$ cat design.v
`timescale 1ns / 1ps
module PCPU(
	input clock,
	input enable,
	input reset,
	input start,
	input [15:0] d_datain,
	input [15:0] i_datain,
	input [3:0] select_y,
	output wire [7:0] d_addr,
	output wire [15:0] d_dataout,
	output wire d_we,
	output wire [7:0] i_addr,
	output reg [15:0] y
);
reg state,next_state;
reg [7:0] pc;
reg [15:0] id_ir,ex_ir,mem_ir,wb_ir;
reg [15:0] reg_A, reg_B, reg_C, reg_C1, smdr, smdr1, ALUo; 
reg dw, zf, nf, cf, cin;
reg [15:0] gr[0:7];
assign d_dataout = smdr1;
assign d_we = dw;
assign d_addr = reg_C[7:0];
assign i_addr = pc;
always @(posedge clock or negedge reset)
	begin
		if (!reset)
			state <= 1'b0;
		else
			state <= next_state;
	end
always @(*)
	begin
		case (state)
			1'b0 : 
				if ((enable == 1'b1) && (start == 1'b1))  
					next_state <= 1'b1;
				else	
					next_state <= 1'b0;
			1'b1 :
				if ((enable == 1'b0) || (wb_ir[15:11] == 5'b00001)) 
					next_state <= 1'b0;
				else
					next_state <= 1'b1;
		endcase
	end
always @(posedge clock or negedge reset)
	begin
		if (!reset)
			begin
				id_ir <= 16'b0000_0000_0000_0000;
				pc <= 8'b0000_0000;
			end
		else if (state ==1'b1)
			begin	
            if((ex_ir[15:11] == 5'b11010 && zf == 1'b1) || (ex_ir[15:11] == 5'b11100 && nf == 1'b1)
				    ||(ex_ir[15:11] == 5'b11011 && zf == 1'b0) || (ex_ir[15:11] == 5'b11101 && nf == 1'b0)
					 ||(ex_ir[15:11] == 5'b11110 && cin == 1'b1) || (ex_ir[15:11] == 5'b11111 && cin == 1'b0)
					 || ex_ir[15:11] == 5'b11001)
					begin
					   pc <= ALUo[7:0];
					   id_ir <= 16'b0; 
				   end
				else if(id_ir[15:11] == 5'b11000)
				   begin
                  pc <= id_ir[7:0];	 
					   id_ir <= 16'b0;
               end
				else if(id_ir[15:11] == 5'b00001)  
					begin 
					   pc <= pc; 
					   id_ir <= id_ir; 
					end		
				else if((id_ir[15:11] == 5'b00010)&&(i_datain[15:11]!=5'b11000)&&(i_datain[15:11]!=5'b00000)&&(i_datain[15:11]!=5'b00001)) 
		         begin
		           if((id_ir[10:8]==i_datain[2:0])&&((i_datain[15:11]==5'b01000)||(i_datain[15:11]==5'b10001)
					   ||(i_datain[15:11]==5'b01010)||(i_datain[15:11]==5'b10010)||(i_datain[15:11]==5'b01100)||(i_datain[15:11]==5'b01101)
						||(i_datain[15:11]==5'b01110)||(i_datain[15:11]==5'b01111)))
			           begin
			             pc <= pc;
			             id_ir <= 16'b0;
			           end
			        else if((id_ir[10:8]==i_datain[6:4])&&((i_datain[15:11]==5'b00010)||(i_datain[15:11]==5'b00011)||(i_datain[15:11]==5'b01000)
				      ||(i_datain[15:11]==5'b10001)||(i_datain[15:11]==5'b01010)||(i_datain[15:11]==5'b10010)||(i_datain[15:11]==5'b01101)
						||(i_datain[15:11]==5'b01110)||(i_datain[15:11]==5'b01111)||(i_datain[15:11]==5'b01100)||(i_datain[15:11]==5'b00100)
						||(i_datain[15:11]==5'b00110)||(i_datain[15:11]==5'b00101)||(i_datain[15:11]==5'b00111)))
			           begin
			             pc <= pc;
			             id_ir <= 16'b0;
			           end
		           else if((id_ir[10:8]==i_datain[10:8])&&((i_datain[15:11]==5'b00011)||(i_datain[15:11]==5'b10000)
				      ||(i_datain[15:11]==5'b01011)||(i_datain[15:11]==5'b11001)||(i_datain[15:11]==5'b11010)||(i_datain[15:11]==5'b11011)
					   ||(i_datain[15:11]==5'b11100)||(i_datain[15:11]==5'b11101)||(i_datain[15:11]==5'b11110)||(i_datain[15:11]==5'b11111)||(i_datain[15:11]==5'b01001)))
			           begin
			             pc <= pc;
			             id_ir <= 16'b0;
			           end
					  else
					     begin
						    pc <= pc + 1'b1;
			             id_ir <= i_datain;
						  end
				   end
				else
				   begin
					   pc <= pc + 1'b1;
					   id_ir <= i_datain;
					end
			end
         else if(state==1'b0)
				begin
				   id_ir <= id_ir;
					pc <= pc;
				end			
	end
always @(posedge clock or negedge reset)
	begin
		if (!reset)
			begin
				ex_ir <= 16'b0000_0000_0000_0000;
				reg_A <= 16'b0000_0000_0000_0000;
				reg_B <= 16'b0000_0000_0000_0000; 
				smdr <= 16'b0000_0000_0000_0000;
			end
		else if(state == 1'b1 && ((ex_ir[15:11]==5'b11010 && zf==1'b1) ||(ex_ir[15:11]==5'b11011 && zf==1'b0) 
		      ||(ex_ir[15:11]==5'b11100 && nf==1'b1) || (ex_ir[15:11]==5'b11101 && nf==1'b0) ||(ex_ir[15:11]==5'b11110 && cin==1'b1)
            ||(ex_ir[15:11]==5'b11111 && cin==1'b0) || ex_ir[15:11]==5'b11001))
              ex_ir <= 16'b0;
      else if (state == 1'b1)
			begin
				ex_ir <= id_ir;
				if ((id_ir[15:11] == 5'b11010) || (id_ir[15:11] == 5'b11011) || (id_ir[15:11] == 5'b11100) || (id_ir[15:11] == 5'b11101) 
				  || (id_ir[15:11] == 5'b11110) || (id_ir[15:11] == 5'b11111) || (id_ir[15:11] == 5'b10000) || (id_ir[15:11] == 5'b01001) 
				  || (id_ir[15:11] == 5'b01011) || (id_ir[15:11] == 5'b11001)) 
				  begin
				   if(id_ir[10:8]==ex_ir[10:8]&&(ex_ir[15:11] == 5'b01000 || ex_ir[15:11] == 5'b10000 || ex_ir[15:11] == 5'b01001 || ex_ir[15:11] == 5'b01010
						  || ex_ir[15:11] == 5'b01011 || ex_ir[15:11] == 5'b10001 || ex_ir[15:11] == 5'b10010 || ex_ir[15:11] == 5'b01101 
						  || ex_ir[15:11] == 5'b01110 || ex_ir[15:11] == 5'b01111 || ex_ir[15:11] == 5'b00100 || ex_ir[15:11] == 5'b00110
						  || ex_ir[15:11] == 5'b00101 || ex_ir[15:11] == 5'b00111 ))
					   reg_A <= ALUo; 
					else if(id_ir[10:8] == mem_ir[10:8]&&(mem_ir[15:11] == 5'b01000 || mem_ir[15:11] == 5'b10000 || mem_ir[15:11] == 5'b01001 
						    || mem_ir[15:11] == 5'b01010 || mem_ir[15:11] == 5'b01011 || mem_ir[15:11] == 5'b10001 
							 || mem_ir[15:11] == 5'b10010 || mem_ir[15:11] == 5'b01101 || mem_ir[15:11] == 5'b01110 || mem_ir[15:11] == 5'b01111 
							 || mem_ir[15:11] == 5'b00100 || mem_ir[15:11] == 5'b00110 || mem_ir[15:11] == 5'b00101 || mem_ir[15:11] == 5'b00111 
							 || mem_ir[15:11] == 5'b00010))
						     begin
							     if(mem_ir[15:11]==5'b00010)   
		                       reg_A <= d_datain;
		                    else
	                          reg_A <= reg_C;  
                       end
               else if(wb_ir[10:8] == id_ir[10:8]&&(wb_ir[15:11] == 5'b01000 || wb_ir[15:11] == 5'b10000 || wb_ir[15:11] == 5'b01001 || wb_ir[15:11] == 5'b01010
						    || wb_ir[15:11] == 5'b01011 || wb_ir[15:11] == 5'b10001 || wb_ir[15:11] == 5'b10010 || wb_ir[15:11] == 5'b01101 
						    || wb_ir[15:11] == 5'b01110 || wb_ir[15:11] == 5'b01111 || wb_ir[15:11] == 5'b00100 || wb_ir[15:11] == 5'b00110
						    || wb_ir[15:11] == 5'b00101 || wb_ir[15:11] == 5'b00111 || wb_ir[15:11] == 5'b00010 ))
                       reg_A <= reg_C1;					
					else
					   reg_A <= gr[(id_ir[10:8])]; 
				  end
				else if(id_ir[15:11] == 5'b00010 || id_ir[15:11] == 5'b00011 || id_ir[15:11] == 5'b01000 || id_ir[15:11] == 5'b01010 
				        || id_ir[15:11] == 5'b10001 || id_ir[15:11] == 5'b10010 || id_ir[15:11] == 5'b01100 || id_ir[15:11] == 5'b01101 
						  || id_ir[15:11] == 5'b01110 || id_ir[15:11] == 5'b01111 || id_ir[15:11] == 5'b00100 || id_ir[15:11] == 5'b00110 
						  || id_ir[15:11] == 5'b00101 || id_ir[15:11] == 5'b00111) 
				    begin
					   if( (ex_ir[15:11] == 5'b01000 || ex_ir[15:11] == 5'b10000 || ex_ir[15:11] == 5'b01001 || ex_ir[15:11] == 5'b01010
						  || ex_ir[15:11] == 5'b01011 || ex_ir[15:11] == 5'b10001 || ex_ir[15:11] == 5'b10010 || ex_ir[15:11] == 5'b01101 
						  || ex_ir[15:11] == 5'b01110 || ex_ir[15:11] == 5'b01111 || ex_ir[15:11] == 5'b00100 || ex_ir[15:11] == 5'b00110
						  || ex_ir[15:11] == 5'b00101 || ex_ir[15:11] == 5'b00111 )&& ex_ir[10:8] == id_ir[6:4])
						    reg_A <= ALUo;
						else if( (mem_ir[15:11] == 5'b01000 || mem_ir[15:11] == 5'b10000 || mem_ir[15:11] == 5'b01001 
						      || mem_ir[15:11] == 5'b01010 || mem_ir[15:11] == 5'b01011 || mem_ir[15:11] == 5'b10001 
							   || mem_ir[15:11] == 5'b10010 || mem_ir[15:11] == 5'b01101 || mem_ir[15:11] == 5'b01110 || mem_ir[15:11] == 5'b01111 
							   || mem_ir[15:11] == 5'b00100 || mem_ir[15:11] == 5'b00110 || mem_ir[15:11] == 5'b00101 || mem_ir[15:11] == 5'b00111 
							   || mem_ir[15:11] == 5'b00010)&& mem_ir[10:8] == id_ir[6:4])
							     if(mem_ir[15:11]==5'b00010)
	                          reg_A <= d_datain;
	                       else
							        reg_A <= reg_C;
						else if( (wb_ir[15:11] == 5'b01000 || wb_ir[15:11] == 5'b10000 || wb_ir[15:11] == 5'b01001 || wb_ir[15:11] == 5'b01010
						    || wb_ir[15:11] == 5'b01011 || wb_ir[15:11] == 5'b10001 || wb_ir[15:11] == 5'b10010 || wb_ir[15:11] == 5'b01101 
						    || wb_ir[15:11] == 5'b01110 || wb_ir[15:11] == 5'b01111 || wb_ir[15:11] == 5'b00100 || wb_ir[15:11] == 5'b00110
						    || wb_ir[15:11] == 5'b00101 || wb_ir[15:11] == 5'b00111 || wb_ir[15:11] == 5'b00010 )&& wb_ir[10:8] == id_ir[6:4])
							 reg_A <= reg_C1;
						else
						    reg_A <= gr[id_ir[6:4]]; 
					 end	
			   else if((mem_ir[15:11]==5'b11010 && zf==1'b1) ||(mem_ir[15:11]==5'b11011 && zf==1'b0) 
		          ||(mem_ir[15:11]==5'b11100 && nf==1'b1) || (mem_ir[15:11]==5'b11101 && nf==1'b0) ||(mem_ir[15:11]==5'b11110 && cin==1'b1)
                ||(mem_ir[15:11]==5'b11111 && cin==1'b0) || mem_ir[15:11]==5'b11001)
                    reg_A <= 16'b0;  
				else if(id_ir[15:11] == 5'b11000)
					reg_A <= 16'b0;
				else
					reg_A <= gr[id_ir[6:4]]; 
				if (id_ir[15:11] == 5'b00010 || id_ir[15:11] == 5'b00011 || id_ir[15:11] == 5'b00100 || (id_ir[15:11] == 5'b00110) 
				  || (id_ir[15:11] == 5'b00101) || (id_ir[15:11] == 5'b00111))
					reg_B <= {12'b0000_0000_0000, id_ir[3:0]}; 
				else if ((id_ir[15:11] == 5'b11010) || (id_ir[15:11] == 5'b11011) || (id_ir[15:11] == 5'b11100) || (id_ir[15:11] == 5'b11101)
				      || (id_ir[15:11] == 5'b11110) || (id_ir[15:11] == 5'b11111)
				      || (id_ir[15:11] == 5'b01001) || (id_ir[15:11] == 5'b01011) || (id_ir[15:11] == 5'b11001))
					reg_B <= {8'b0000_0000, id_ir[7:0]}; 
				else if(id_ir[15:11] == 5'b10000)
				   reg_B <= {id_ir[7:0], 8'b0000_0000}; 
				else if(id_ir[15:11] == 5'b01000 || id_ir[15:11] == 5'b01010 || id_ir[15:11] == 5'b10001 || id_ir[15:11] == 5'b10010 
				    || id_ir[15:11] == 5'b01100 || id_ir[15:11] == 5'b01101 || id_ir[15:11] == 5'b01110 || id_ir[15:11] == 5'b01111)
				   begin
					   if( (ex_ir[15:11] == 5'b01000 || ex_ir[15:11] == 5'b10000 || ex_ir[15:11] == 5'b01001 || ex_ir[15:11] == 5'b01010
						  || ex_ir[15:11] == 5'b01011 || ex_ir[15:11] == 5'b10001 || ex_ir[15:11] == 5'b10010 || ex_ir[15:11] == 5'b01101 
						  || ex_ir[15:11] == 5'b01110 || ex_ir[15:11] == 5'b01111 || ex_ir[15:11] == 5'b00100 || ex_ir[15:11] == 5'b00110
						  || ex_ir[15:11] == 5'b00101 || ex_ir[15:11] == 5'b00111 )&& ex_ir[10:8] == id_ir[2:0])
						    reg_B <= ALUo;
						else if( (mem_ir[15:11] == 5'b01000 || mem_ir[15:11] == 5'b10000 || mem_ir[15:11] == 5'b01001 
						   || mem_ir[15:11] == 5'b00010 || mem_ir[15:11] == 5'b01010 || mem_ir[15:11] == 5'b01011 || mem_ir[15:11] == 5'b10001 
							|| mem_ir[15:11] == 5'b10010 || mem_ir[15:11] == 5'b01101 || mem_ir[15:11] == 5'b01110 || mem_ir[15:11] == 5'b01111
							|| mem_ir[15:11] == 5'b00100 || mem_ir[15:11] == 5'b00110 || mem_ir[15:11] == 5'b00101 || mem_ir[15:11] == 5'b00111 )
							&& mem_ir[10:8] == id_ir[2:0])
                      begin
		                   if(mem_ir[15:11]==5'b00010)
		                       reg_B <= d_datain;
		                   else
		                       reg_B <= reg_C;
                      end
						else if( (wb_ir[15:11] == 5'b01000 || wb_ir[15:11] == 5'b10000 || wb_ir[15:11] == 5'b01001 || wb_ir[15:11] == 5'b01010
						   || wb_ir[15:11] == 5'b01011 || wb_ir[15:11] == 5'b10001 || wb_ir[15:11] == 5'b10010 || wb_ir[15:11] == 5'b01101 
						   || wb_ir[15:11] == 5'b01110 || wb_ir[15:11] == 5'b01111 || wb_ir[15:11] == 5'b00100 || wb_ir[15:11] == 5'b00110
						   || wb_ir[15:11] == 5'b00101 || wb_ir[15:11] == 5'b00111 || wb_ir[15:11] == 5'b00010)&& wb_ir[10:8] == id_ir[2:0])
							 reg_B <= reg_C1;
						else
						    reg_B <= gr[id_ir[2:0]]; 
					 end
				else if((mem_ir[15:11]==5'b11010 && zf==1'b1) ||(mem_ir[15:11]==5'b11011 && zf==1'b0) 
		          ||(mem_ir[15:11]==5'b11100 && nf==1'b1) || (mem_ir[15:11]==5'b11101 && nf==1'b0) ||(mem_ir[15:11]==5'b11110 && cin==1'b1)
                ||(mem_ir[15:11]==5'b11111 && cin==1'b0) || mem_ir[15:11]==5'b11001)
                    reg_B <= 16'b0; 
				else if(id_ir[15:11] == 5'b11000)
				   reg_B <= 16'b0;
				else
					reg_B <= gr[id_ir[2:0]]; 
			   if (id_ir[15:11] == 5'b00011)
				   begin
					  if(id_ir[10:8] == ex_ir[10:8] && (ex_ir[15:11] == 5'b01000 || ex_ir[15:11] == 5'b10000 || ex_ir[15:11] == 5'b01001 
					     || ex_ir[15:11] == 5'b01010 || ex_ir[15:11] == 5'b01011 || ex_ir[15:11] == 5'b10001 || ex_ir[15:11] == 5'b10010 
					     || ex_ir[15:11] == 5'b01101 || ex_ir[15:11] == 5'b01110 || ex_ir[15:11] == 5'b01111 || ex_ir[15:11] == 5'b00100 
					     || ex_ir[15:11] == 5'b00110 || ex_ir[15:11] == 5'b00101 || ex_ir[15:11] == 5'b00111 ))
						   smdr <= ALUo;
					  else if(id_ir[10:8] == mem_ir[10:8] && (mem_ir[15:11] == 5'b01000 || mem_ir[15:11] == 5'b10000 
					     || mem_ir[15:11] == 5'b01001 || mem_ir[15:11] == 5'b01010 || mem_ir[15:11] == 5'b01011 || mem_ir[15:11] == 5'b10001 
						  || mem_ir[15:11] == 5'b10010 || mem_ir[15:11] == 5'b01101 || mem_ir[15:11] == 5'b01110 || mem_ir[15:11] == 5'b01111
						  || mem_ir[15:11] == 5'b00100 || mem_ir[15:11] == 5'b00110 || mem_ir[15:11] == 5'b00101 || mem_ir[15:11] == 5'b00111
						  || mem_ir[15:11] == 5'b00010))
						   begin
		                  if(mem_ir[15:11]==5'b00010)
		                      smdr <= d_datain;
		                  else
		                      smdr <= reg_C;                  
                     end
					  else if(id_ir[10:8] == wb_ir[10:8] && (wb_ir[15:11] == 5'b01000 || wb_ir[15:11] == 5'b10000 
					     || wb_ir[15:11] == 5'b00010 || wb_ir[15:11] == 5'b01001 || wb_ir[15:11] == 5'b01010 || wb_ir[15:11] == 5'b01011 
						  || wb_ir[15:11] == 5'b10001 || wb_ir[15:11] == 5'b10010 || wb_ir[15:11] == 5'b01101 || wb_ir[15:11] == 5'b01110 
						  || wb_ir[15:11] == 5'b01111 || wb_ir[15:11] == 5'b00100 || wb_ir[15:11] == 5'b00110 || wb_ir[15:11] == 5'b00101 
						  || wb_ir[15:11] == 5'b00111 ))
						   smdr <= reg_C1;
					  else
					      smdr <= gr[id_ir[10:8]];
					end
				else
				    smdr <= gr[id_ir[10:8]];
			end
   end
reg signed [15:0] reg_A1; 
always @(*)
begin
  reg_A1 <= reg_A;
end
always @(*)
	begin
	  if(ex_ir[15:11] == 5'b01000 || ex_ir[15:11] == 5'b10000 || ex_ir[15:11] == 5'b01001) 
	     {cf, ALUo} <= reg_A + reg_B;
	  else if(ex_ir[15:11] == 5'b01100 || (ex_ir[15:11] == 5'b01010) || (ex_ir[15:11] == 5'b01011))
	     {cf, ALUo} <= reg_A - reg_B;
	  else if(ex_ir[15:11] == 5'b10001)
	     {cf, ALUo} <= reg_A + reg_B + cin;
	  else if(ex_ir[15:11] == 5'b10010)
	     {cf, ALUo} <= reg_A - reg_B - cin;
     else if(ex_ir[15:11] == 5'b01101)
        {cf, ALUo} <= reg_A & reg_B; 	  
	  else if(ex_ir[15:11] == 5'b01110)
	     {cf, ALUo} <= reg_A | reg_B;
	  else if(ex_ir[15:11] == 5'b01111)
	     {cf, ALUo} <= reg_A ^ reg_B;
	  else if(ex_ir[15:11] == 5'b00100)
	     {cf, ALUo} <= reg_A << reg_B;
	  else if(ex_ir[15:11] == 5'b00110)
	     {cf, ALUo} <= reg_A >> reg_B;
	  else if(ex_ir[15:11] == 5'b00101)
	     {cf, ALUo} <= reg_A <<< reg_B;
	  else if(ex_ir[15:11] == 5'b00111)
	     {cf, ALUo} <= reg_A1 >>> reg_B;
	  else if(ex_ir[15:11] == 5'b00010 || ex_ir[15:11] == 5'b00011 
	         || ex_ir[15:11] == 5'b11100 || ex_ir[15:11] == 5'b11101 || ex_ir[15:11] == 5'b11010 || ex_ir[15:11] == 5'b11011
				|| ex_ir[15:11] == 5'b11110 || ex_ir[15:11] == 5'b11111 || ex_ir[15:11] == 5'b11001)
		  {cf, ALUo} <= reg_A + reg_B;
	  else 
	     {cf, ALUo} <= 17'b0;
	end		
always @(posedge clock or negedge reset)
	begin
		if (!reset)
			begin
				mem_ir <= 16'b0000_0000_0000_0000;
				reg_C <= 16'b0000_0000_0000_0000;
				smdr1 <= 16'b0000_0000_0000_0000;
				zf <= 1'b0;
				nf <= 1'b0;
				cin <= 1'b0;
				dw <= 1'b0;
			end	
	   else if (state == 1'b1)
			begin
				mem_ir <= ex_ir;
				reg_C <= ALUo;
				if ((ex_ir[15:11] == 5'b01000) || (ex_ir[15:11] == 5'b01100) || (ex_ir[15:11] == 5'b10000) || (ex_ir[15:11] == 5'b01001) 
				 || (ex_ir[15:11] == 5'b10001) || (ex_ir[15:11] == 5'b01010) || (ex_ir[15:11] == 5'b01011) || (ex_ir[15:11] == 5'b10010))
					begin
						if (ALUo == 16'b0000_0000_0000_0000)
							zf <= 1'b1; 
						else
							zf <= 1'b0;
						if (ALUo[15] == 1'b1) 
							nf <= 1'b1;
						else
							nf <= 1'b0;
					end
				else
				  begin
				     zf <= zf;
					  nf <= nf;
				  end
				if ((ex_ir[15:11] == 5'b01000) || (ex_ir[15:11] == 5'b10000) || (ex_ir[15:11] == 5'b01001) || (ex_ir[15:11] == 5'b10001)
				 || (ex_ir[15:11] == 5'b01010) || (ex_ir[15:11] == 5'b01011) || (ex_ir[15:11] == 5'b10010))					
					  cin <= cf;
				else
					  cin <= cin; 
				if (ex_ir[15:11] == 5'b00011)
					begin
						dw <= 1'b1; 
						smdr1 <= smdr;
					end
				else
				   begin
					   dw <= 1'b0;
						smdr1 <= 16'b0;
					end
			end
   end	  
always @(posedge clock or negedge reset)
	begin
		if (!reset)
			begin
				wb_ir <= 16'b0000_0000_0000_0000;
				reg_C1 <= 16'b0000_0000_0000_0000;
			end	
		else if (state == 1'b1)
			begin
				wb_ir <= mem_ir;
				if (mem_ir[15:11] == 5'b00010)
						reg_C1 <= d_datain;
				else
						reg_C1 <= reg_C;
			end
   end		
always @(posedge clock or negedge reset)
	begin
		if (!reset)
			begin
				gr[7] <= 16'b0000_0000_0000_0000;
				gr[6] <= 16'b0000_0000_0000_0000;
				gr[5] <= 16'b0000_0000_0000_0000;
				gr[4] <= 16'b0000_0000_0000_0000;
				gr[3] <= 16'b0000_0000_0000_0000;
				gr[2] <= 16'b0000_0000_0000_0000;
				gr[1] <= 16'b0000_0000_0000_0000;
				gr[0] <= 16'b0000_0000_0000_0000;
			end	
		else if (state == 1'b1)
			begin
				if ((wb_ir[15:11] == 5'b00010) || (wb_ir[15:11] == 5'b01000) || (wb_ir[15:11] == 5'b10000) || (wb_ir[15:11] == 5'b01001)
				 || (wb_ir[15:11] == 5'b10001) || (wb_ir[15:11] == 5'b01010) || (wb_ir[15:11] == 5'b01011) || (wb_ir[15:11] == 5'b10010)
				 ||(wb_ir[15:11] == 5'b01101) ||(wb_ir[15:11] == 5'b01110) ||(wb_ir[15:11] == 5'b01111) || (wb_ir[15:11] == 5'b00100)
				 ||(wb_ir[15:11] == 5'b00110) ||(wb_ir[15:11] == 5'b00101) || (wb_ir[15:11] == 5'b00111))
					gr[wb_ir[10:8]] <= reg_C1; 
				else
				   gr[wb_ir[10:8]] <= gr[wb_ir[10:8]];
			end
   end		
always @(*)
begin
	case(select_y)
		4'b0000: y <= pc;
		4'b0001: y <= id_ir;
		4'b0010: y <= reg_A;
		4'b0011: y <= reg_B;
		4'b0100: y <= reg_C;
		4'b0101: y <= reg_C1;
		4'b0110: y <= {15'b000000000000000,zf};
		4'b0111: y <= {15'b000000000000000,cin};
		4'b1000: y <= {15'b000000000000000,nf};
		4'b1001: y <= gr[1];
		4'b1010: y <= gr[2];
		4'b1011: y <= gr[3];
		4'b1100: y <= gr[4];
		4'b1101: y <= gr[5];
		4'b1110: y <= gr[6];
		4'b1111: y <= gr[7];
endcase
end
endmodule
$ cat run.sh
#!/bin/bash
# the make line also repeats each setting of config.mk as NAME=value (left out here)
make -C /OpenROAD-flow-scripts/flow DESIGN_CONFIG=/design/flow/config.mk WORK_HOME=/design/flow/orfs CLKGATE_MAP_FILE= finish
$ cat config.mk
export PLATFORM = sky130hd
export DESIGN_NAME = PCPU
export DESIGN_NICKNAME = PCPU
export VERILOG_FILES = /design/flow/design.v
export SDC_FILE = /design/flow/constraint.sdc
export NUM_CORES = 4
export LEC_CHECK = 0
export CAP_MARGIN = 20
export CORE_MARGIN = 2
export CORE_UTILIZATION = 72
export CTS_CLUSTER_SIZE = 35
export PLACE_DENSITY = 0.65
export SETUP_SLACK_MARGIN = 0.68
export SLEW_MARGIN = 20
$ cat constraint.sdc
create_clock -name core_clock -period 3.78 [get_ports {clock}]
set_input_delay 0.7560 -clock core_clock [delete_from_list [all_inputs] [get_ports {clock}]]
set_output_delay 0.7560 -clock core_clock [all_outputs]
set_load 0.01 [all_outputs]
==> results.cfg, run 1 <==
; flow metrics
[yosys]
synthMuxAreaShare_pct = 13.9
ys_sh_adder_pct = 2.73
ys_area_um2 = 25700
synth_area_leader_cell = dfrtp_1
synthDistinctLibCells = 101
yosys.area_share.aoi_pct = 29.4
syn_nets = 3270
syn_area_um2 = 25700
top_logic_kind = AND-OR/OR-AND gates
edf_count = 0
synth_cells = 3175
common_cells = 352 x nand2_1, 304 x o21ai_0, 293 x nor2_1
yosysWarnings = 2
ys_seq_share_pct = 26.9
ys_sh_xor_pct = 2.59
async_flop_share_pct = 100
ff_type = dfrtp_1
simple_gate_share_pct = 18.5
ys_ff = 277
avgSynthCellArea_um2 = 8.10
yosysCellCount = 3175
area_leaders = dfrtp_1 27%, mux4_2 6.4%, o21ai_0 5.9%
most_common_cell = nand2_1
synth.top_cell.area_share_pct = 26.9

[place]
dp_hpwl_mm = 83.2
dpl_worst_slack_ns = -0.159
numPortBuffers = 88
dp_cells = 3742
finalWeightedCongestion = 1.37

[die]
die_x_um = 193
die_height_um = 193
initial_core_util_pct = 72.7
core-area_um2 = 35400
die-area_um2 = 37300
io_pins = 89
row_count = 69

[cts]
holdBufCountCts = 0
cts_buffers = 29
clockBufferDepth = 3
cts_root_buffer = clkbuf_16
cts-htree-levels = 1
clock-sinks = 277

[outcome]
stop_stage = global routing (5_1_grt)
first-error = [ERROR GRT-0116] Global routing finished with congestion. Check the congestion regions in the DRC Viewer.
status = aborted with a tool error

[grt]
grtUsageTotal_pct = 76.0
grt.overflow.total = 11
-- what timing repair did --
item / CTS
setup buffers: 66
endpoints found under the setup margin: 86
cloned: 2
resized: 254
pin swaps: 86
-- per-layer routing --
layer | overflow | track usage (%)
met1 | 0 | 78.2
met2 | 2 | 89.2
met3 | 2 | 64.7
met4 | 7 | 68.1
met5 | 0 | 44.2
-- metrics by stage --
step	power, mW	instance area (um^2)	util (%)	hold WS [ns]
CTS	34.9	30900	87.3	0.186
detailed placement	29.5	28600	80.9	0.471
global placement	28.6	28600	80.9	0.461
floorplan	20.6	25900	-	0.451
==> run 2, diff against run 1 <==
Settings changed: CAP_MARGIN 20 to 5, CELL_PAD_IN_SITES_DETAIL_PLACEMENT from default to 2, CELL_PAD_IN_SITES_GLOBAL_PLACEMENT from default to 1, CORE_ASPECT_RATIO from default to 1.01, CORE_MARGIN 2 to 10, CORE_UTILIZATION 72 to 69, CTS_CLUSTER_DIAMETER from default to 381, CTS_CLUSTER_SIZE 35 to 18, GPL_ROUTABILITY_DRIVEN from default to 1, GPL_TIMING_DRIVEN from default to 1, MIN_ROUTING_LAYER from default to met1, PLACE_DENSITY 0.65 to default, SETUP_SLACK_MARGIN 0.68 to default, SLEW_MARGIN 20 to 0.
Clock period 3.78 ns to 5.71 ns, I/O delays scaled along.
==> run 2 against run 1 <==
Effect of this change:
- the flow stops in global placement without I/O (3_1_place_gp_skip_io)
- synthesized cell count unchanged
- synthesized area unchanged
- die area up 22%
==> results.cfg, run 2 <==
; flow metrics
[yosys]
syn_area_um2 = 25700
synthDistinctLibCells = 101
top_logic_kind = AND-OR/OR-AND gates
synth.top_cell.area_share_pct = 26.9
yosysCellCount = 3175
ys_ff = 277
avgSynthCellArea_um2 = 8.10
synth_area_leader_cell = dfrtp_1
ff_type = dfrtp_1
simple_gate_share_pct = 18.5
ys_seq_share_pct = 26.9
ys_sh_adder_pct = 2.73
yosys.area_share.aoi_pct = 29.4
yosysWarnings = 2
synth_cells = 3175
area_leaders = dfrtp_1 27%, mux4_2 6.4%, o21ai_0 5.9%
ys_area_um2 = 25700
edf_count = 0
synthMuxAreaShare_pct = 13.9
syn_nets = 3270
ys_sh_xor_pct = 2.59
most_common_cell = nand2_1
common_cells = 352 x nand2_1, 304 x o21ai_0, 293 x nor2_1
async_flop_share_pct = 100

[outcome]
first-error = [ERROR GPL-0301] Utilization 104.817 % exceeds 100%.
stop_stage = global placement without I/O (3_1_place_gp_skip_io)
status = aborted with a tool error

[die]
row_count = 71
die_x_um = 212
die-area_um2 = 45400
core-area_um2 = 37000
die_height_um = 214
initial_core_util_pct = 69.5
==> run 3, diff against run 2 <==
Settings changed: CAP_MARGIN 5 to 20, CELL_PAD_IN_SITES_DETAIL_PLACEMENT 2 to default, CELL_PAD_IN_SITES_GLOBAL_PLACEMENT 1 to default, CORE_ASPECT_RATIO 1.01 to default, CORE_MARGIN 10 to 2, CORE_UTILIZATION 69 to 40, CTS_CLUSTER_DIAMETER 381 to default, CTS_CLUSTER_SIZE 18 to default, GPL_ROUTABILITY_DRIVEN 1 to 0, GPL_TIMING_DRIVEN 1 to 0, MIN_ROUTING_LAYER met1 to default, SLEW_MARGIN 0 to 20.
Clock period 5.71 ns to 5.5 ns, I/O delays scaled along.
==> run 3 against run 2 <==
Effect of this change:
- die area rose by 46%
- synthesized cell count did not move
- now fails the layout checks on setup timing
- synthesized area stayed put
==> results.cfg, run 3 <==
; synthesis and place-and-route metrics
[cts]
cts_buffers = 34
cts_setup_buffers = 0
cts-htree-levels = 2
clk_pin_slew_ns = 0.06
clock-sinks = 277
clock.latency.late_pin_ns = 0.60
cts_tree = built
cts_root_buffer = clkbuf_16
clockBufferDepth = 3

[outcome]
status = complete, but fails checks
violations = setup timing

[worst_setup_path]
arrival_ns = 4.51
cp_common_cell = clkbuf_1
reg2reg_to = zf
critPathLaunchType = flop
setup.worst_path.end_class = output port
path_cells = clkbuf_1, clkbuf_1, buf_1, clkbuf_2, a22oi_1, and4_1, a31oi_1, clkdlybuf4s50_1
critPathMaxFanout = 10
ff2ff_path_depth = 15
critPathMaxStageDelay_ns = 0.66
startpoint = id_ir[2]
crit_required_ns = 4.40
worst_r2r_startpoint = reg_A[3]
ff2ff_setup_slack_ns = 0.07
worstSetupEndpoint = y[2]
cp_num_buf_inv = 5
critPathTopFamily = buffers and inverters
path_class = reg -> out
crit_slowest_cell = clkbuf_1
cp.depth = 8

[grt]
antenna_found_initial = 8
grtUsageTotal_pct = 40.1
grt_pass1_wl_mm = 197
grt_max_degree = 93
grt_pass1_vias = 28006
grt.overflow.total = 0

[pwr]
netSwitchingFraction_pct = 58.5
p_per_area_nw_per_um2 = 813
peakVddDrop_mv = 0.340
p_total_mw = 23.6
pg_seq_mw = 4.78
maxPowerGroup = combinational logic
power_frac_clock_pct = 10.2
pwr.group.clock_mw = 2.40
p_int_mw = 9.80
p_comb_share_pct = 69.6
p_leak_nw = 11.5
p_switching_mw = 13.8
seqPwrFrac_pct = 20.2
powerComb_mw = 16.5

[cells_and_area]
fin_cells = 4175
synthToLayoutAreaGrowth_pct = 13.0
finish.utilization_pct = 45.9
nets = 3396
finalInstanceArea_um2 = 29100

[yosys]
ys_seq_share_pct = 26.9
synth.top_cell.area_share_pct = 26.9
simple_gate_share_pct = 18.5
ys_sh_xor_pct = 2.59
ys_sh_adder_pct = 2.73
ys_area_um2 = 25700
synthDistinctLibCells = 101
synthMuxAreaShare_pct = 13.9
edf_count = 0
ys_ff = 277
area_leaders = dfrtp_1 27%, mux4_2 6.4%, o21ai_0 5.9%
avgSynthCellArea_um2 = 8.10
synth_area_leader_cell = dfrtp_1
synth_cells = 3175
most_common_cell = nand2_1
ff_type = dfrtp_1
common_cells = 352 x nand2_1, 304 x o21ai_0, 293 x nor2_1
syn_area_um2 = 25700
yosysWarnings = 2
top_logic_kind = AND-OR/OR-AND gates
yosys.area_share.aoi_pct = 29.4
yosysCellCount = 3175
syn_nets = 3270
async_flop_share_pct = 100

[detailed_routing]
ant_nets = 0
routed_wl_mm = 137
vias = 29722
viasPerCell = 7.12
drc_errors = 0
wl_per_cell_um = 32.8
dr.pass1.iters = 28
drtIter0Drc = 5447

[final_timing]
max_freq_mhz = 178
period_used_pct = 102
rsz0062_at_grt = true
tightest_slew_ns = 1.22
hold_viol = 0
relSlewSlack_pct = 18.5
hold_slack_ns = 0.411
fin_ws_ns = -0.113
drv_slew = 0
fin_worst_skew_ns = 0.0365
setup_viol = 6
min_period_ns = 5.61

[die]
core-area_um2 = 63300
die-area_um2 = 66400
die_x_um = 258
io_pins = 89
row_count = 92
initial_core_util_pct = 40.6
die_height_um = 258

[job]
maxCapViolations = 0
warnings = 59

[place]
dp_hpwl_mm = 105
numPortBuffers = 83
dp_cells = 4110
dpl_cell_area_um2 = 27800

[worst_hold_path]
holdCritPathClass = in -> async
==> run 3: through the flow <==
step	setup TNS, ns	setup WS, ns
floorplan	0	1.28
global placement	-2469.16	-8.98
detailed placement	-1.00	-0.357
CTS	0	0.00169
global route	-0.00307	-0.00307
finish	-0.287	-0.113
==> run 3: cell type report <==
type	count	area, um^2
Inverter	98	368
Clock inverter	16	216
Sequential cell	277	6930
Buffer	278	1180
Timing Repair Buffer	92	965
Tap cell	846	1060
Fill cell	6456	34200
Antenna cell	3	7.51
Multi-Input combinational cell	2520	17400
Clock buffer	45	942
==> run 3: repair_timing <==
action / CTS / global route
gates resized: 5 / 32
endpoints found under the setup margin: 12 / 32
hold buffers: 0 / 0
endpoints found under the hold margin: 0 / 0
==> run 3: layer usage <==
metal / global-route usage [%] / routed length (um) / vias up
li1: - / - / 12211
met1: 46.5 / 45600 / 13782
met2: 58.3 / 55900 / 2755
met3: 15.9 / 20400 / 964
met4: 33.1 / 14600 / 10
met5: 1.21 / 175 / -
==> run 4, diff against run 3 <==
Settings changed: CELL_PAD_IN_SITES_DETAIL_PLACEMENT from default to 0, CELL_PAD_IN_SITES_GLOBAL_PLACEMENT from default to 0, CORE_ASPECT_RATIO from default to 0.95, CORE_UTILIZATION 40 to 56, CTS_CLUSTER_SIZE from default to 44, GPL_TIMING_DRIVEN 0 to 1, HOLD_SLACK_MARGIN from default to 0.13, PLACE_DENSITY_LB_ADDON from default to 0.03, SLEW_MARGIN 20 to 5.
Clock period 5.5 ns to 1.76 ns, I/O delays scaled along.
==> run 4 against run 3 <==
Effect of this change:
- the flow now stops in global routing (5_1_grt)
- die area decreased by 28%
- synthesized area unchanged
- synthesized cell count unchanged
==> results.cfg, run 4 <==
; flow metrics
[cts]
cts_root_buffer = clkbuf_16
clockBufferDepth = 3
clock-sinks = 277
cts-htree-levels = 2
cts_buffers = 34

[die]
die_x_um = 224
die_height_um = 213
io_pins = 89
die-area_um2 = 47700
core-area_um2 = 45400
row_count = 76
initial_core_util_pct = 56.7

[place]
numPortBuffers = 88
dp_cells = 4702
dp_hpwl_mm = 105
dpl_cell_area_um2 = 35900

[yosys]
simple_gate_share_pct = 18.5
avgSynthCellArea_um2 = 8.10
synth.top_cell.area_share_pct = 26.9
ys_sh_adder_pct = 2.73
syn_area_um2 = 25700
ys_sh_xor_pct = 2.59
edf_count = 0
synth_area_leader_cell = dfrtp_1
common_cells = 352 x nand2_1, 304 x o21ai_0, 293 x nor2_1
top_logic_kind = AND-OR/OR-AND gates
synthDistinctLibCells = 101
ff_type = dfrtp_1
yosys.area_share.aoi_pct = 29.4
syn_nets = 3270
synthMuxAreaShare_pct = 13.9
most_common_cell = nand2_1
yosysWarnings = 2
ys_seq_share_pct = 26.9
async_flop_share_pct = 100
yosysCellCount = 3175
area_leaders = dfrtp_1 27%, mux4_2 6.4%, o21ai_0 5.9%
ys_area_um2 = 25700
ys_ff = 277
synth_cells = 3175

[grt]
grt.overflow.total = 1
grtUsageTotal_pct = 69.2

[outcome]
first-error = [ERROR GRT-0232] Routing congestion too high. Check the congestion heatmap in the GUI.
stop_stage = global routing (5_1_grt)
status = aborted with a tool error
run 4: repair_timing:
item                       CTS
hold buffers                 1
setup endpoints to repair  291
pin swaps                  198
gates cloned                10
hold endpoints to repair   222
buffers inserted            86
resized                    599
run 4: layer usage:
metal / GRT overflow / GRT usage, %
met1: 0 / 71.7
met4: 0 / 60.9
met3: 0 / 53.6
met2: 1 / 86.0
met5: 0 / 32.4
run 4: stage by stage:
step           power (mW)  TNS (ns)  setup slack, ns
2_1_floorplan        46.2   -108.82            -1.94
3_3_place_gp         78.1   -239.88            -2.21
3_5_place_dp         80.1   -251.94            -2.18
4_1_cts              96.3   -187.66            -1.94
==> run 5, diff against run 4 <==
Settings changed: ABC_AREA from default to 1, CELL_PAD_IN_SITES_GLOBAL_PLACEMENT 0 to default, CORE_ASPECT_RATIO 0.95 to default, CORE_UTILIZATION 56 to 48, CTS_CLUSTER_DIAMETER from default to 151, CTS_CLUSTER_SIZE 44 to default, GPL_ROUTABILITY_DRIVEN 0 to default, GPL_TIMING_DRIVEN 1 to default, HOLD_SLACK_MARGIN 0.13 to 0.1, MIN_ROUTING_LAYER from default to met2, PLACE_DENSITY_LB_ADDON 0.03 to default, SETUP_SLACK_MARGIN from default to 0.02, SLEW_MARGIN 5 to 20.
Clock period 1.76 ns to 8.25 ns, I/O delays scaled along.
==> run 5 against run 4 <==
Effect of this change:
- the flow again stops in global routing (5_1_grt)
- synthesized area fell by 1.8%
- die area rose by 14%
- synthesized cell count rose by 24%
==> results.cfg, run 5 <==
; flow metrics
[yosys]
simple_gate_share_pct = 30.0
async_flop_share_pct = 100
syn_area_um2 = 25300
yosys.area_share.aoi_pct = 26.6
ff_type = dfrtp_1
area_leaders = dfrtp_1 27%, nand2_1 15%, o21ai_0 8.5%
yosysCellCount = 3950
synth.top_cell.area_share_pct = 27.4
ys_seq_share_pct = 27.4
ys_sh_xor_pct = 2.38
ys_area_um2 = 25300
ys_sh_adder_pct = 2.78
ys_ff = 277
most_common_cell = nand2_1
synthMuxAreaShare_pct = 0
common_cells = 978 x nand2_1, 427 x o21ai_0, 421 x inv_1
synth_cells = 3950
avgSynthCellArea_um2 = 6.40
syn_nets = 4045
top_logic_kind = simple AND/OR/NAND/NOR gates
edf_count = 0
yosysWarnings = 2
synthDistinctLibCells = 67
synth_area_leader_cell = dfrtp_1

[outcome]
first-error = [ERROR GRT-0116] Global routing finished with congestion. Check the congestion regions in the DRC Viewer.
stop_stage = global routing (5_1_grt)
status = aborted with a tool error

[grt]
grtUsageTotal_pct = 83.2
grt.overflow.total = 80

[cts]
cts_buffers = 30
cts_setup_buffers = 0
cts-htree-levels = 1
clock-sinks = 277
cts_resized = 0
clockBufferDepth = 3
holdBufCountCts = 0
cts_root_buffer = clkbuf_16

[place]
dp_hpwl_mm = 101
numPortBuffers = 88
dp_cells = 4567
finalWeightedCongestion = 1.29

[die]
initial_core_util_pct = 48.3
die_x_um = 233
core-area_um2 = 52300
die-area_um2 = 54500
row_count = 84
io_pins = 89
die_height_um = 233
==> run 5: stage by stage <==
step / util [%] / instance area [um^2] / power, mW / setup WS (ns)
after detailed placement: 50.8 / 26600 / 11.3 / 1.69
after global placement: 50.7 / 26600 / 11.2 / 1.75
after CTS: 52.7 / 27600 / 12.7 / 1.69
after floorplan: - / 25300 / 7.83 / 3.80
==> run 5: layer usage <==
metal | overflow | track usage, %
met3 | 56 | 89.0
met2 | 5 | 86.0
met1 | - | -
met4 | 9 | 71.1
met5 | 10 | 68.9
==> run 6, diff against run 5 <==
Settings changed: ABC_AREA 1 to default, CELL_PAD_IN_SITES_DETAIL_PLACEMENT 0 to default, CORE_UTILIZATION 48 to 72, CTS_CLUSTER_DIAMETER 151 to default, CTS_CLUSTER_SIZE from default to 35, HOLD_SLACK_MARGIN 0.1 to default, MIN_ROUTING_LAYER met2 to default, PLACE_DENSITY from default to 0.65, SETUP_SLACK_MARGIN 0.02 to -0.3.
Clock period 8.25 ns to 3.06 ns, I/O delays scaled along.
==> run 6 against run 5 <==
Effect of this change:
- the run again fails in global routing (5_1_grt)
- die area fell by 32%
- synthesized area is 1.8% higher
- synthesized cell count fell by 20%
==> results.cfg, run 6 <==
; flow metrics
[yosys]
async_flop_share_pct = 100
synth_cells = 3175
synth_area_leader_cell = dfrtp_1
simple_gate_share_pct = 18.5
ys_seq_share_pct = 26.9
ys_sh_adder_pct = 2.73
avgSynthCellArea_um2 = 8.10
edf_count = 0
ys_sh_xor_pct = 2.59
syn_area_um2 = 25700
top_logic_kind = AND-OR/OR-AND gates
yosysCellCount = 3175
yosysWarnings = 2
synthDistinctLibCells = 101
ys_ff = 277
synthMuxAreaShare_pct = 13.9
common_cells = 352 x nand2_1, 304 x o21ai_0, 293 x nor2_1
ff_type = dfrtp_1
ys_area_um2 = 25700
synth.top_cell.area_share_pct = 26.9
area_leaders = dfrtp_1 27%, mux4_2 6.4%, o21ai_0 5.9%
syn_nets = 3270
yosys.area_share.aoi_pct = 29.4
most_common_cell = nand2_1

[die]
die_x_um = 193
row_count = 69
io_pins = 89
die_height_um = 193
initial_core_util_pct = 72.7
core-area_um2 = 35400
die-area_um2 = 37300

[place]
dp_hpwl_mm = 91.4
finalWeightedCongestion = 1.50
dpl_worst_slack_ns = -0.959
numPortBuffers = 88
dp_cells = 4043

[cts]
cts_buffers = 31
cts_root_buffer = clkbuf_16
clockBufferDepth = 3
holdBufCountCts = 0
clock-sinks = 277
cts-htree-levels = 1

[outcome]
first-error = [ERROR GRT-0116] Global routing finished with congestion. Check the congestion regions in the DRC Viewer.
stop_stage = global routing (5_1_grt)
status = aborted with a tool error

[grt]
grtUsageTotal_pct = 86.6
grt.overflow.total = 379
==> run 6: metal layers <==
| metal | global-route usage, % | GRT overflow |
|---|---|---|
| met5 | 56.6 | 5 |
| met2 | 98.1 | 198 |
| met3 | 77.2 | 33 |
| met1 | 86.4 | 9 |
| met4 | 84.1 | 134 |
==> run 6: timing repair <==
item,4_1_cts
buffers inserted,25
endpoints found under the setup margin,80
gates resized,126
gates cloned,2
pin swaps,53
==> run 6: through the flow <==
step	area [um^2]	util (%)	TNS, ns
2_1_floorplan	25900	-	-14.01
3_3_place_gp	31000	87.5	-39.37
3_5_place_dp	31000	87.5	-49.08
4_1_cts	32800	92.6	-32.25
==> run 7, diff against run 6 <==
Settings changed: CELL_PAD_IN_SITES_DETAIL_PLACEMENT from default to 1, CELL_PAD_IN_SITES_GLOBAL_PLACEMENT from default to 1, CORE_ASPECT_RATIO from default to 0.85, CORE_UTILIZATION 72 to 32, CTS_CLUSTER_SIZE 35 to 44, GPL_ROUTABILITY_DRIVEN from default to 0, GPL_TIMING_DRIVEN from default to 1, HOLD_SLACK_MARGIN from default to 0.13, PLACE_DENSITY 0.65 to default, PLACE_DENSITY_LB_ADDON from default to 0.03, SETUP_SLACK_MARGIN -0.3 to 0.87, SLEW_MARGIN 20 to 5.
Clock period 3.06 ns to 5.14 ns, I/O delays scaled along.
==> run 7 against run 6 <==
Effect of this change:
- now clean on timing, DRC and antenna
- synthesized area did not move
- die area rose by 120%
- synthesized cell count did not move
==> results.cfg, run 7 <==
; synthesis and place-and-route metrics
[cts]
clock-sinks = 277
cts-htree-levels = 2
cts_buffers = 36
clk_pin_slew_ns = 0.06
clock.latency.late_pin_ns = 0.60
cts_tree = built
holdBufCountCts = 0
cts_root_buffer = clkbuf_16
clockBufferDepth = 3

[yosys]
synthDistinctLibCells = 101
yosysCellCount = 3175
most_common_cell = nand2_1
ff_type = dfrtp_1
synth_cells = 3175
common_cells = 352 x nand2_1, 304 x o21ai_0, 293 x nor2_1
ys_sh_adder_pct = 2.73
area_leaders = dfrtp_1 27%, mux4_2 6.4%, o21ai_0 5.9%
simple_gate_share_pct = 18.5
avgSynthCellArea_um2 = 8.10
async_flop_share_pct = 100
synthMuxAreaShare_pct = 13.9
edf_count = 0
syn_nets = 3270
synth_area_leader_cell = dfrtp_1
ys_seq_share_pct = 26.9
yosysWarnings = 2
ys_sh_xor_pct = 2.59
synth.top_cell.area_share_pct = 26.9
ys_area_um2 = 25700
yosys.area_share.aoi_pct = 29.4
ys_ff = 277
syn_area_um2 = 25700
top_logic_kind = AND-OR/OR-AND gates

[worst_setup_path]
path_cells = clkdlybuf4s15_2, nand2b_1, nor2_1, buf_6, a22oi_1, and4_1, a31oi_2, clkdlybuf4s50_1
crit_required_ns = 4.11
worst_r2r_startpoint = reg_B[10]
arrival_ns = 3.31
critPathMaxStageDelay_ns = 0.61
worstSetupEndpoint = y[2]
path_class = in -> out
setup.worst_path.end_class = output port
cp_num_buf_inv = 3
ff2ff_path_depth = 12
critPathTopFamily = buffers and inverters
cp.depth = 8
startpoint = select_y[2]
reg2reg_to = reg_A[8]
ff2ff_setup_slack_ns = 0.88
critPathLaunchType = input port
critPathMaxFanout = 16
crit_slowest_cell = clkdlybuf4s50_1

[grt]
grt.overflow.total = 0
grt_max_degree = 109
grtUsageTotal_pct = 34.1
grt_pass1_wl_mm = 210
antenna_found_initial = 9
grt_pass1_vias = 28535

[final_timing]
min_period_ns = 4.33
fin_worst_skew_ns = 0.0365
rsz0062_at_grt = true
max_freq_mhz = 231
drv_slew = 0
tightest_slew_ns = 1.19
hold_viol = 0
relSlewSlack_pct = 20.8
fin_setup_tns_ns = 0
setup_viol = 0
period_used_pct = 84.3

[pwr]
seqPwrFrac_pct = 20.6
p_per_area_nw_per_um2 = 867
pg_seq_mw = 5.38
p_switching_mw = 15.0
power_frac_clock_pct = 10.1
pwr.group.clock_mw = 2.64
maxPowerGroup = combinational logic
p_int_mw = 11.2
peakVddDrop_mv = 0.298
p_leak_nw = 12.0
powerComb_mw = 18.1
netSwitchingFraction_pct = 57.2
p_comb_share_pct = 69.3

[cells_and_area]
synthToLayoutAreaGrowth_pct = 17.2
finalInstanceArea_um2 = 30200
fin_cells = 4312
nets = 3313
regArea_um2 = 6960
nFillCells = 9315
finish.utilization_pct = 38.0
logic_area_um2 = 17800

[detailed_routing]
vias = 28731
dr.pass1.iters = 5
drc_errors = 0
viasPerCell = 6.66
ant_nets = 0
routed_wl_mm = 144
drtIter0Drc = 3689
wl_per_cell_um = 33.4

[die]
die-area_um2 = 82700
core-area_um2 = 79300
io_pins = 89
die_height_um = 265
row_count = 95
die_x_um = 312
initial_core_util_pct = 32.5

[worst_hold_path]
min_path_cells = 1
worstHoldEndpoint = dw
holdCritPathClass = reg -> reg
min_from = dw

[job]
maxCapViolations = 0
warnings = 62

[place]
numPortBuffers = 88
dp_hpwl_mm = 111
dpl_cell_area_um2 = 28300
dp_cells = 4227

[outcome]
status = no timing/DRC/antenna violations
-- run 7: what timing repair did --
| item | CTS | global route |
|---|---|---|
| gates resized | 56 | 55 |
| pin swaps | 9 | 10 |
| hold endpoints to repair | 0 | 0 |
| setup buffers | 7 | 12 |
| endpoints found under the setup margin | 46 | 49 |
-- run 7: layer usage --
layer,global-route usage [%],up-vias,share of wire (%)
met4,9.61,8,3.4
li1,-,12006,-
met1,49.2,14791,44
met3,8.11,301,10
met5,0,-,0.033
met2,50.6,1625,42
-- run 7: cell type report --
| cell class | instances | area share (%) |
|---|---|---|
| Timing Repair Buffer | 285 | 8.45 |
| Clock buffer | 51 | 3.48 |
| Tap cell | 1067 | 4.43 |
| Clock inverter | 12 | 0.427 |
| Sequential cell | 277 | 23.1 |
| Antenna cell | 2 | 0.0166 |
| Multi-Input combinational cell | 2520 | 58.9 |
| Inverter | 98 | 1.22 |
-- run 7: through the flow --
step / power, mW / worst slack (ns) / hold slack, ns
2_1_floorplan: 14.9 / 0.923 / 0.451
3_3_place_gp: 21.8 / 0.281 / 0.467
3_5_place_dp: 22.2 / 0.200 / 0.480
4_1_cts: 25.3 / 0.870 / 0.505
5_1_grt: 27.4 / 0.789 / 0.521
6_report: 26.1 / 0.806 / 0.497
==> run 8, diff against run 7 <==
Settings changed: ABC_AREA from default to 1, CELL_PAD_IN_SITES_DETAIL_PLACEMENT 1 to 2, CELL_PAD_IN_SITES_GLOBAL_PLACEMENT 1 to 2, CORE_ASPECT_RATIO 0.85 to 0.65, CORE_UTILIZATION 32 to 59, CTS_CLUSTER_SIZE 44 to 51, GPL_TIMING_DRIVEN 1 to 0, HOLD_SLACK_MARGIN 0.13 to 0.04, MAX_ROUTING_LAYER from default to met4, PLACE_DENSITY_LB_ADDON 0.03 to default, SETUP_SLACK_MARGIN 0.87 to 0.82, SLEW_MARGIN 5 to 10, TNS_END_PERCENT from default to 35.
Clock period 5.14 ns to 3.22 ns, I/O delays scaled along.
==> run 8 against run 7 <==
Effect of this change:
- the run now fails in global placement without I/O (3_1_place_gp_skip_io)
- die area is 46% lower
- synthesized cell count is 24% higher
- synthesized area is 1.8% lower
==> results.cfg, run 8 <==
; flow metrics
[yosys]
area_leaders = dfrtp_1 27%, nand2_1 15%, o21ai_0 8.5%
synth.top_cell.area_share_pct = 27.4
most_common_cell = nand2_1
ff_type = dfrtp_1
ys_area_um2 = 25300
ys_ff = 277
ys_sh_adder_pct = 2.78
simple_gate_share_pct = 30.0
yosysCellCount = 3950
edf_count = 0
synthMuxAreaShare_pct = 0
syn_nets = 4045
ys_sh_xor_pct = 2.38
ys_seq_share_pct = 27.4
top_logic_kind = simple AND/OR/NAND/NOR gates
synth_area_leader_cell = dfrtp_1
syn_area_um2 = 25300
yosys.area_share.aoi_pct = 26.6
synth_cells = 3950
async_flop_share_pct = 100
synthDistinctLibCells = 67
avgSynthCellArea_um2 = 6.40
common_cells = 978 x nand2_1, 427 x o21ai_0, 421 x inv_1
yosysWarnings = 2

[outcome]
stop_stage = global placement without I/O (3_1_place_gp_skip_io)
status = aborted with a tool error
first-error = [ERROR GPL-0301] Utilization 122.404 % exceeds 100%.

[die]
row_count = 61
core-area_um2 = 42500
die_x_um = 261
initial_core_util_pct = 59.4
die-area_um2 = 44500
die_height_um = 171
==> run 9, diff against run 8 <==
Settings changed: ABC_AREA 1 to default, CELL_PAD_IN_SITES_DETAIL_PLACEMENT 2 to default, CELL_PAD_IN_SITES_GLOBAL_PLACEMENT 2 to default, CORE_ASPECT_RATIO 0.65 to default, CORE_UTILIZATION 59 to 72, CTS_CLUSTER_SIZE 51 to default, GPL_ROUTABILITY_DRIVEN 0 to default, GPL_TIMING_DRIVEN 0 to default, HOLD_SLACK_MARGIN 0.04 to default, MAX_ROUTING_LAYER met4 to default, PLACE_DENSITY from default to 0.65, SETUP_SLACK_MARGIN 0.82 to 1.29, SLEW_MARGIN 10 to 20, TNS_END_PERCENT 35 to default.
Clock period 3.22 ns to 4.44 ns, I/O delays scaled along.
==> run 9 against run 8 <==
Effect of this change:
- the run fails in global routing (5_1_grt)
- die area shrank 16%
- synthesized area rose by 1.8%
- synthesized cell count decreased by 20%
==> results.cfg, run 9 <==
; flow metrics
[outcome]
status = aborted with a tool error
stop_stage = global routing (5_1_grt)
first-error = [ERROR GRT-0116] Global routing finished with congestion. Check the congestion regions in the DRC Viewer.

[yosys]
async_flop_share_pct = 100
synth_area_leader_cell = dfrtp_1
ys_area_um2 = 25700
most_common_cell = nand2_1
avgSynthCellArea_um2 = 8.10
syn_nets = 3270
yosysCellCount = 3175
yosys.area_share.aoi_pct = 29.4
syn_area_um2 = 25700
common_cells = 352 x nand2_1, 304 x o21ai_0, 293 x nor2_1
synth.top_cell.area_share_pct = 26.9
ys_sh_adder_pct = 2.73
top_logic_kind = AND-OR/OR-AND gates
simple_gate_share_pct = 18.5
synthDistinctLibCells = 101
ff_type = dfrtp_1
ys_seq_share_pct = 26.9
ys_ff = 277
yosysWarnings = 2
edf_count = 0
area_leaders = dfrtp_1 27%, mux4_2 6.4%, o21ai_0 5.9%
synthMuxAreaShare_pct = 13.9
ys_sh_xor_pct = 2.59
synth_cells = 3175

[place]
numPortBuffers = 88
dpl_worst_slack_ns = 0.112
finalWeightedCongestion = 1.34
dp_hpwl_mm = 79.4

[die]
initial_core_util_pct = 72.7
core-area_um2 = 35400
row_count = 69
die_x_um = 193
io_pins = 89
die-area_um2 = 37300
die_height_um = 193

[cts]
cts_root_buffer = clkbuf_16
cts_buffers = 30
cts-htree-levels = 1
clockBufferDepth = 3
clock-sinks = 277

[grt]
grtUsageTotal_pct = 76.5
grt.overflow.total = 14
[run 9: per-stage QoR]
step	total power, mW	utilization [%]	hold WS, ns	std cells	instance area, um^2
floorplan	17.5	-	0.451	3175	26000
CTS	28.4	85.7	0.350	3745	30300
global placement	22.9	77.4	0.463	3592	27400
detailed placement	23.5	77.5	0.475	3592	27400
[run 9: timing repair]
item                       in CTS
setup endpoints to repair     101
pin swaps                      86
gates cloned                    4
buffers inserted               93
hold buffers                    0
gates resized                 344
[run 9: layer usage]
layer | global-route usage [%] | overflow
met1 | 78.7 | 0
met2 | 89.4 | 2
met3 | 66.8 | 3
met4 | 66.3 | 9
met5 | 44.6 | 0
==> run 10, diff against run 9 <==
Settings changed: ABC_AREA from default to 1, CTS_CLUSTER_DIAMETER from default to 218, CTS_CLUSTER_SIZE from default to 99, PLACE_DENSITY 0.65 to default, SETUP_SLACK_MARGIN 1.29 to default.
Clock period 4.44 ns to 2.52 ns, I/O delays scaled along.
==> run 10 against run 9 <==
Effect of this change:
- the flow stops in clock tree synthesis (4_1_cts)
- synthesized area down 1.8%
- synthesized cell count grew 24%
- die area shrank 1.8%
==> results.cfg, run 10 <==
; flow metrics
[die]
core-area_um2 = 34500
die_height_um = 191
die-area_um2 = 36600
die_x_um = 191
row_count = 68
initial_core_util_pct = 73.1
io_pins = 89

[yosys]
yosysCellCount = 3950
synth_cells = 3950
synth.top_cell.area_share_pct = 27.4
syn_nets = 4045
ys_sh_adder_pct = 2.78
simple_gate_share_pct = 30.0
area_leaders = dfrtp_1 27%, nand2_1 15%, o21ai_0 8.5%
ys_ff = 277
yosys.area_share.aoi_pct = 26.6
ff_type = dfrtp_1
avgSynthCellArea_um2 = 6.40
async_flop_share_pct = 100
yosysWarnings = 2
syn_area_um2 = 25300
edf_count = 0
most_common_cell = nand2_1
ys_seq_share_pct = 27.4
top_logic_kind = simple AND/OR/NAND/NOR gates
synth_area_leader_cell = dfrtp_1
common_cells = 978 x nand2_1, 427 x o21ai_0, 421 x inv_1
ys_sh_xor_pct = 2.38
synthMuxAreaShare_pct = 0
ys_area_um2 = 25300
synthDistinctLibCells = 67

[place]
finalWeightedCongestion = 1.36
numPortBuffers = 88
dpl_worst_slack_ns = -1.09
dp_hpwl_mm = 102

[outcome]
status = aborted with a tool error
stop_stage = clock tree synthesis (4_1_cts)
first-error = [ERROR DPL-0033] detailed placement checks failed during check placement.
## run 10: per-stage QoR
stage | area, um^2 | utilization, % | hold slack, ns | TNS, ns | instances
floorplan | 25500 | - | 0.208 | -19.86 | 3950
global placement | 31600 | 91.6 | 0.464 | -58.52 | 4981
detailed placement | 31700 | 91.7 | 0.479 | -78.51 | 4983
==> run 11, diff against run 10 <==
Settings changed: CAP_MARGIN 20 to 15, CELL_PAD_IN_SITES_DETAIL_PLACEMENT from default to 1, CELL_PAD_IN_SITES_GLOBAL_PLACEMENT from default to 3, CORE_ASPECT_RATIO from default to 0.85, CORE_MARGIN 2 to 9, CORE_UTILIZATION 72 to 64, CTS_CLUSTER_DIAMETER 218 to 260, CTS_CLUSTER_SIZE 99 to 28, GPL_ROUTABILITY_DRIVEN from default to 0, GPL_TIMING_DRIVEN from default to 0, HOLD_SLACK_MARGIN from default to 0.13, MAX_ROUTING_LAYER from default to met5, PLACE_DENSITY_LB_ADDON from default to 0.03, SETUP_SLACK_MARGIN from default to 0.87, SLEW_MARGIN 20 to 5.
Clock period 2.52 ns to 4.46 ns, I/O delays scaled along.
==> run 11 against run 10 <==
Effect of this change:
- the flow stops in global placement without I/O (3_1_place_gp_skip_io)
- die area increased by 28%
- synthesized area is the same
- synthesized cell count is the same
==> results.cfg, run 11 <==
; flow metrics
[die]
die_x_um = 234
initial_core_util_pct = 65.4
die-area_um2 = 47000
row_count = 66
die_height_um = 201
core-area_um2 = 38600

[yosys]
syn_area_um2 = 25300
ys_ff = 277
ff_type = dfrtp_1
ys_seq_share_pct = 27.4
synth_area_leader_cell = dfrtp_1
yosys.area_share.aoi_pct = 26.6
ys_sh_adder_pct = 2.78
ys_sh_xor_pct = 2.38
area_leaders = dfrtp_1 27%, nand2_1 15%, o21ai_0 8.5%
synthMuxAreaShare_pct = 0
common_cells = 978 x nand2_1, 427 x o21ai_0, 421 x inv_1
most_common_cell = nand2_1
top_logic_kind = simple AND/OR/NAND/NOR gates
synth_cells = 3950
yosysWarnings = 2
ys_area_um2 = 25300
syn_nets = 4045
edf_count = 0
synth.top_cell.area_share_pct = 27.4
avgSynthCellArea_um2 = 6.40
synthDistinctLibCells = 67
yosysCellCount = 3950
simple_gate_share_pct = 30.0
async_flop_share_pct = 100

[outcome]
first-error = [ERROR FLW-0024] Place density exceeds 1.0 (current PLACE_DENSITY_LB_ADDON =  0.03). Please check if the value of  PLACE_DENSITY_LB_ADDON is between 0 and 0.99.
status = aborted with a tool error
stop_stage = global placement without I/O (3_1_place_gp_skip_io)
==> run 12, diff against run 11 <==
Settings changed: CAP_MARGIN 15 to 20, CELL_PAD_IN_SITES_DETAIL_PLACEMENT 1 to 2, CELL_PAD_IN_SITES_GLOBAL_PLACEMENT 3 to 2, CORE_ASPECT_RATIO 0.85 to 1.97, CORE_MARGIN 9 to 2, CORE_UTILIZATION 64 to 59, CTS_CLUSTER_DIAMETER 260 to default, CTS_CLUSTER_SIZE 28 to 51, GPL_TIMING_DRIVEN 0 to 1, HOLD_SLACK_MARGIN 0.13 to 0.04, MAX_ROUTING_LAYER met5 to met4, MIN_ROUTING_LAYER from default to met2, PLACE_DENSITY_LB_ADDON 0.03 to default, SETUP_SLACK_MARGIN 0.87 to 0.82, SLEW_MARGIN 5 to 10, TNS_END_PERCENT from default to 35.
Clock period 4.46 ns to 3.22 ns, I/O delays scaled along.
==> run 12 against run 11 <==
Effect of this change:
- the flow again stops in global placement without I/O (3_1_place_gp_skip_io)
- die area is 5.1% lower
- synthesized cell count stayed put
- synthesized area stayed put
==> results.cfg, run 12 <==
; flow metrics
[yosys]
synthMuxAreaShare_pct = 0
common_cells = 978 x nand2_1, 427 x o21ai_0, 421 x inv_1
synth_cells = 3950
async_flop_share_pct = 100
ys_sh_xor_pct = 2.38
ys_ff = 277
synth.top_cell.area_share_pct = 27.4
synth_area_leader_cell = dfrtp_1
yosys.area_share.aoi_pct = 26.6
yosysCellCount = 3950
yosysWarnings = 2
avgSynthCellArea_um2 = 6.40
edf_count = 0
ys_sh_adder_pct = 2.78
most_common_cell = nand2_1
top_logic_kind = simple AND/OR/NAND/NOR gates
syn_nets = 4045
ys_seq_share_pct = 27.4
ff_type = dfrtp_1
synthDistinctLibCells = 67
ys_area_um2 = 25300
area_leaders = dfrtp_1 27%, nand2_1 15%, o21ai_0 8.5%
simple_gate_share_pct = 30.0
syn_area_um2 = 25300

[die]
die-area_um2 = 44600
row_count = 106
initial_core_util_pct = 59.7
die_height_um = 294
core-area_um2 = 42300
die_x_um = 151

[outcome]
first-error = [ERROR GPL-0301] Utilization 122.905 % exceeds 100%.
status = aborted with a tool error
stop_stage = global placement without I/O (3_1_place_gp_skip_io)
No activity file was given, so power comes from the tool's default toggle rates.
